==> inputs of run X <==
## tlb
module tlb
(
    input  wire                      clk,
    input  wire [               18:0] s0_vppn    ,
    input  wire                       s0_va_bit12,
    input  wire [                9:0] s0_asid    ,
    output wire                       s0_found   ,
    output wire [$clog2(16)-1:0] s0_index   ,  
    output wire [               19:0] s0_ppn     ,
    output wire [                5:0] s0_ps      ,
    output wire [                1:0] s0_plv     ,
    output wire [                1:0] s0_mat     ,
    output wire                       s0_d       ,
    output wire                       s0_v       ,
    input  wire [               18:0] s1_vppn    ,
    input  wire                       s1_va_bit12,
    input  wire [                9:0] s1_asid    ,
    output wire                       s1_found   ,
    output wire [$clog2(16)-1:0] s1_index   ,
    output wire [               19:0] s1_ppn     ,
    output wire [                5:0] s1_ps      ,
    output wire [                1:0] s1_plv     ,
    output wire [                1:0] s1_mat     ,
    output wire                       s1_d       ,
    output wire                       s1_v       ,
    input  wire                      invtlb_valid,
    input  wire [               4:0] invtlb_op   ,
    input  wire                       we     ,
    input  wire [$clog2(16)-1:0] w_index,
    input  wire                       w_e    ,
    input  wire [               18:0] w_vppn ,
  ...
clock: 6.36 ns
lec_check: 0
abc_area: 0
cap_margin: 35
cell_pad_in_sites_detail_placement: 2
cell_pad_in_sites_global_placement: 1
core_aspect_ratio: 1.18
core_margin: 6
core_utilization: 37
cts_cluster_diameter: 100
cts_cluster_size: 77
gpl_routability_driven: 1
hold_slack_margin: -0.01
min_routing_layer: met2
place_density: 0.9
setup_slack_margin: 0.79
slew_margin: 30
tns_end_percent: 90
run.sh (not shown) runs the stock make flow with config.mk's settings and CLKGATE_MAP_FILE=.
==> run A: changes against run X <==
- ABC_AREA: 0 -> not set
- CAP_MARGIN: 35 -> 20
- CELL_PAD_IN_SITES_DETAIL_PLACEMENT: 2 -> not set
- CELL_PAD_IN_SITES_GLOBAL_PLACEMENT: 1 -> not set
- CORE_ASPECT_RATIO: 1.18 -> not set
- CORE_MARGIN: 6 -> 2
- CORE_UTILIZATION: 37 -> 58
- CTS_CLUSTER_DIAMETER: 100 -> not set
- CTS_CLUSTER_SIZE: 77 -> not set
- GPL_ROUTABILITY_DRIVEN: 1 -> not set
- HOLD_SLACK_MARGIN: -0.01 -> not set
- MIN_ROUTING_LAYER: met2 -> not set
- PLACE_DENSITY: 0.9 -> not set
- SETUP_SLACK_MARGIN: 0.79 -> not set
- SLEW_MARGIN: 30 -> 20
- TNS_END_PERCENT: 90 -> not set
==> flow/constraint.sdc (replaced) <==
create_clock -name core_clock -period 5.63 [get_ports {clk}]
set_input_delay 1.1260 -clock core_clock [delete_from_list [all_inputs] [get_ports {clk}]]
set_output_delay 1.1260 -clock core_clock [all_outputs]
set_load 0.01 [all_outputs]
==> notes <==
Run X stopped in global routing (5_1_grt) on GRT-0116. Run A finished with negative setup slack left. In area after synthesis, run X and run A do not differ. In synthesized cell count, run X and run A do not differ. Against run X, the die area of run A is lower by 38%.


==> harbor <==
tlb again, from the RTL that the note above started with.
Settings: LEC_CHECK=0, ABC_AREA=0, CAP_MARGIN=20, CELL_PAD_IN_SITES_DETAIL_PLACEMENT=2, CELL_PAD_IN_SITES_GLOBAL_PLACEMENT=2, CORE_ASPECT_RATIO=1.83, CORE_MARGIN=2, CORE_UTILIZATION=26, CTS_CLUSTER_SIZE=17, GPL_ROUTABILITY_DRIVEN=0, MAX_ROUTING_LAYER=met4, PLACE_DENSITY_LB_ADDON=0.2, SETUP_SLACK_MARGIN=2.64, SLEW_MARGIN=20; clock period 16.6 ns.
==> nickel: changes against harbor <==
==> flow/config.mk (replaced) <==
export PLATFORM = sky130hd
export DESIGN_NAME = tlb
export DESIGN_NICKNAME = tlb
export VERILOG_FILES = /design/flow/design.v
export SDC_FILE = /design/flow/constraint.sdc
export NUM_CORES = 4
export LEC_CHECK = 0
export CAP_MARGIN = 10
export CORE_ASPECT_RATIO = 0.92
export CORE_MARGIN = 2
export CORE_UTILIZATION = 72
export CTS_CLUSTER_DIAMETER = 376
export CTS_CLUSTER_SIZE = 15
export SETUP_SLACK_MARGIN = 1.17
export SLEW_MARGIN = 20
==> flow/constraint.sdc (replaced) <==
create_clock -name core_clock -period 4.55 [get_ports {clk}]
set_input_delay 0.9100 -clock core_clock [delete_from_list [all_inputs] [get_ports {clk}]]
set_output_delay 0.9100 -clock core_clock [all_outputs]
set_load 0.01 [all_outputs]
==> lagoon: changes against harbor <==
==> flow/config.mk (replaced) <==
export PLATFORM = sky130hd
export DESIGN_NAME = tlb
export DESIGN_NICKNAME = tlb
export VERILOG_FILES = /design/flow/design.v
export SDC_FILE = /design/flow/constraint.sdc
export NUM_CORES = 4
export LEC_CHECK = 0
export ABC_AREA = 1
export CAP_MARGIN = 35
export CELL_PAD_IN_SITES_DETAIL_PLACEMENT = 2
export CELL_PAD_IN_SITES_GLOBAL_PLACEMENT = 1
export CORE_ASPECT_RATIO = 1.18
export CORE_MARGIN = 2
export CORE_UTILIZATION = 37
export CTS_CLUSTER_DIAMETER = 108
export CTS_CLUSTER_SIZE = 77
export GPL_ROUTABILITY_DRIVEN = 1
export HOLD_SLACK_MARGIN = -0.01
export MIN_ROUTING_LAYER = met2
export PLACE_DENSITY_LB_ADDON = 0.17
export SETUP_SLACK_MARGIN = 0.67
export SLEW_MARGIN = 30
export TNS_END_PERCENT = 45
==> flow/constraint.sdc (replaced) <==
create_clock -name core_clock -period 5.93 [get_ports {clk}]
set_input_delay 1.1860 -clock core_clock [delete_from_list [all_inputs] [get_ports {clk}]]
set_output_delay 1.1860 -clock core_clock [all_outputs]
set_load 0.01 [all_outputs]
==> results <==
quantity                                                                   nickel          harbor          lagoon
Result of the run                                                  did not finish  finished clean  did not finish
Failing step                                                       global routing               -  global routing
Synthesized cell area                                                 85100 sq um     85100 sq um     91700 sq um
Initial core utilization                                                    72.8%           26.1%           37.2%
Post-CTS setup-driven buffer insertion count                                  202              15             325
H-tree depth                                                                    3               4               3
Number of buffers added by the clock tree synthesis step                      105             163              66
Net count after synthesis                                                    6554            6554           11500
Share of the yosys chip area belonging to registers                         50.6%           50.6%           47.0%
Cells after synthesis                                                        6385            6385           11300
Dominant cell by count in the synthesized netlist                        edfxtp_1        edfxtp_1         nand2_1
Chip area from the yosys synthesis statistics                         85100 sq um     85100 sq um     91700 sq um
Global placement routability congestion                                      1.12               -            1.17
Die footprint                                                        121000 sq um    332000 sq um    252000 sq um
Area fraction of the dominant cell type after synthesis                     50.2%           50.2%           46.6%
Average size of a mapped cell                                          13.3 sq um      13.3 sq um      8.09 sq um
Total core area                                                      117000 sq um    326000 sq um    246000 sq um
Die span in y                                                              334 um          778 um          545 um
Complex Gates by Area                                                       5.70%           5.70%           17.1%
Overall die width                                                          362 um          427 um          462 um
Multiplexer share of the synthesized area                                   24.0%           24.0%              0%
Bufs on Longest Clock Path                                                      3               4               3
Share of synthesized cell area in and, or, nand and nor gates               7.25%           7.25%           22.8%
Share of the synthesized netlist area taken by xor and xnor gates           9.57%           9.57%           3.49%
